== run A ==
Design pow_5_pipe, start of the top module:
module pow_5_pipe
(
    input             clock,
    input      [17:0] n,
    output reg [17:0] n_pow_5
);
For scale: about 3000 cells after synthesis, about 120 flip-flops, ~37 I/O pins, ~0.023 sq mm of cells after synthesis.
==> flow/config.mk <==
export PLATFORM = sky130hd
export DESIGN_NAME = pow_5_pipe
export DESIGN_NICKNAME = pow_5_pipe
export VERILOG_FILES = /design/flow/design.v
export SDC_FILE = /design/flow/constraint.sdc
export NUM_CORES = 4
export LEC_CHECK = 0
export ABC_AREA = 1
export CAP_MARGIN = 20
export CORE_MARGIN = 2
export CORE_UTILIZATION = 55
export CTS_CLUSTER_DIAMETER = 371
export CTS_CLUSTER_SIZE = 98
export SLEW_MARGIN = 20
export TNS_END_PERCENT = 10
==> flow/constraint.sdc <==
create_clock -name core_clock -period 6.25 [get_ports {clock}]
set_input_delay 1.2500 -clock core_clock [delete_from_list [all_inputs] [get_ports {clock}]]
set_output_delay 1.2500 -clock core_clock [all_outputs]
set_load 0.01 [all_outputs]
run.sh (not shown) runs the stock make flow with config.mk's settings and CLKGATE_MAP_FILE=.
Run A: all stages complete, timing, DRC and antenna checks passed
Input changes introduced in run B (baseline for comparison: run A):
==> flow/config.mk <==
export PLATFORM = sky130hd
export DESIGN_NAME = pow_5_pipe
export DESIGN_NICKNAME = pow_5_pipe
export VERILOG_FILES = /design/flow/design.v
export SDC_FILE = /design/flow/constraint.sdc
export NUM_CORES = 4
export LEC_CHECK = 0
export CAP_MARGIN = 20
export CORE_MARGIN = 2
export CORE_UTILIZATION = 64
export CTS_CLUSTER_DIAMETER = 306
export CTS_CLUSTER_SIZE = 100
export SLEW_MARGIN = 20
==> flow/constraint.sdc <==
create_clock -name core_clock -period 6.4 [get_ports {clock}]
set_input_delay 1.2800 -clock core_clock [delete_from_list [all_inputs] [get_ports {clock}]]
set_output_delay 1.2800 -clock core_clock [all_outputs]
set_load 0.01 [all_outputs]
==> results <==
- Run B completed end to end with timing, DRC and antenna clean.
- Going from run A to run B, final critical-path setup slack fell by 0.025 ns; portion of the layout cell area used by non-clock buffers stayed essentially flat; end-of-flow core utilization rose by 11 points.
- In the tables for run B and run A, global-route usage reads higher with run B.
- Comparing netlist area before placement for run B and run A, the bigger number came from run A.
--- input diff run B..run C ---
-- flow/config.mk --
<<< run B, line 8
export CAP_MARGIN = 20
export CORE_MARGIN = 2
export CORE_UTILIZATION = 64
export CTS_CLUSTER_DIAMETER = 306
export CTS_CLUSTER_SIZE = 100
export SLEW_MARGIN = 20
>>> run C, line 8
export CAP_MARGIN = 20
export CORE_MARGIN = 2
export CORE_UTILIZATION = 72
export PLACE_DENSITY_LB_ADDON = 0.26
export SETUP_SLACK_MARGIN = 0.79
export SLEW_MARGIN = 20
[summary]
- Compared with run B, run C shows a higher global-route wire length before repair.
- Delta(fmax, run C - run B) > 0
- Compared with run B, run C instantiates a smaller number of cells.
- Of run C and run B, run B shows the higher number of signal-net buffers in the layout, with run C below it.

Starting RTL as in the previous note.
clock: 3.96 ns
lec_check: 0
abc_area: 1
cap_margin: 20
core_margin: 2
core_utilization: 72
max_routing_layer: met4
place_density: 0.69
setup_slack_margin: 1.18
slew_margin: 20
tns_end_percent: 5
The baseline completed and failed the layout checks on negative setup slack.
==> next run, changes <==
--- a/flow/config.mk
+++ b/flow/config.mk
@@ -8 +7,0 @@
-export ABC_AREA = 1
@@ -11,0 +11 @@
+export CTS_CLUSTER_SIZE = 50
@@ -13,2 +13 @@
-export PLACE_DENSITY = 0.69
-export SETUP_SLACK_MARGIN = 1.18
+export PLACE_DENSITY = 0.65
@@ -16 +14,0 @@
-export TNS_END_PERCENT = 5
==> flow/constraint.sdc (replaced) <==
create_clock -name core_clock -period 4.38 [get_ports {clock}]
set_input_delay 0.8760 -clock core_clock [delete_from_list [all_inputs] [get_ports {clock}]]
set_output_delay 0.8760 -clock core_clock [all_outputs]
set_load 0.01 [all_outputs]
=> The new run stopped in global routing (5_1_grt) on GRT-0232. Area after synthesis fell by 6.7%. Die size is lower by 6.6%. Synthesized cell count went down by 22%.
==> next run, changes <==
--- a/flow/config.mk
+++ b/flow/config.mk
@@ -10,4 +10 @@
-export CORE_UTILIZATION = 72
-export CTS_CLUSTER_SIZE = 50
-export MAX_ROUTING_LAYER = met4
-export PLACE_DENSITY = 0.65
+export CORE_UTILIZATION = 40
==> flow/constraint.sdc (replaced) <==
create_clock -name core_clock -period 6.23 [get_ports {clock}]
set_input_delay 1.2460 -clock core_clock [delete_from_list [all_inputs] [get_ports {clock}]]
set_output_delay 1.2460 -clock core_clock [all_outputs]
set_load 0.01 [all_outputs]
This time the run finished clean.
Area after synthesis stays the same.
Synthesized cell count stays the same.
Die size climbs by about 80%.
==> next run, changes <==
==> flow/constraint.sdc (replaced) <==
create_clock -name core_clock -period 5.21 [get_ports {clock}]
set_input_delay 1.0420 -clock core_clock [delete_from_list [all_inputs] [get_ports {clock}]]
set_output_delay 1.0420 -clock core_clock [all_outputs]
set_load 0.01 [all_outputs]
Outcome: With this change the flow reached the layout checks and failed them: negative setup slack; worst setup slack got worse by 0.35 ns; via count increases by 4.3%; core utilization rises by 2.7 points; sequential cell count stays the same; routed wire length climbs by 0.65%.
==> next run, changes <==
--- a/flow/config.mk
+++ b/flow/config.mk
@@ -10,0 +11,3 @@
+export CTS_CLUSTER_DIAMETER = 297
+export CTS_CLUSTER_SIZE = 100
+export HOLD_SLACK_MARGIN = 0.28
==> flow/constraint.sdc (replaced) <==
create_clock -name core_clock -period 6.4 [get_ports {clock}]
set_input_delay 1.2800 -clock core_clock [delete_from_list [all_inputs] [get_ports {clock}]]
set_output_delay 1.2800 -clock core_clock [all_outputs]
set_load 0.01 [all_outputs]
With this change the flow completed with no timing, DRC or antenna violations.
Clock skew stays flat.
Core utilization goes down by 2.9 points.
Worst setup slack gains 0.34 ns.
Wire length fell slightly.
Non-clock buffer count goes down by 148.
==> next run, changes <==
--- a/flow/config.mk
+++ b/flow/config.mk
@@ -11 +11 @@
-export CTS_CLUSTER_DIAMETER = 297
+export CTS_CLUSTER_DIAMETER = 395
@@ -13 +13 @@
-export HOLD_SLACK_MARGIN = 0.28
+export SETUP_SLACK_MARGIN = -0.64
Synthesized cell count is unchanged; critical path depth is unchanged; non-clock buffer count does not change; sequential cell count stays the same; area after synthesis is unchanged; sequential share of layout area does not change; cell count stays the same.
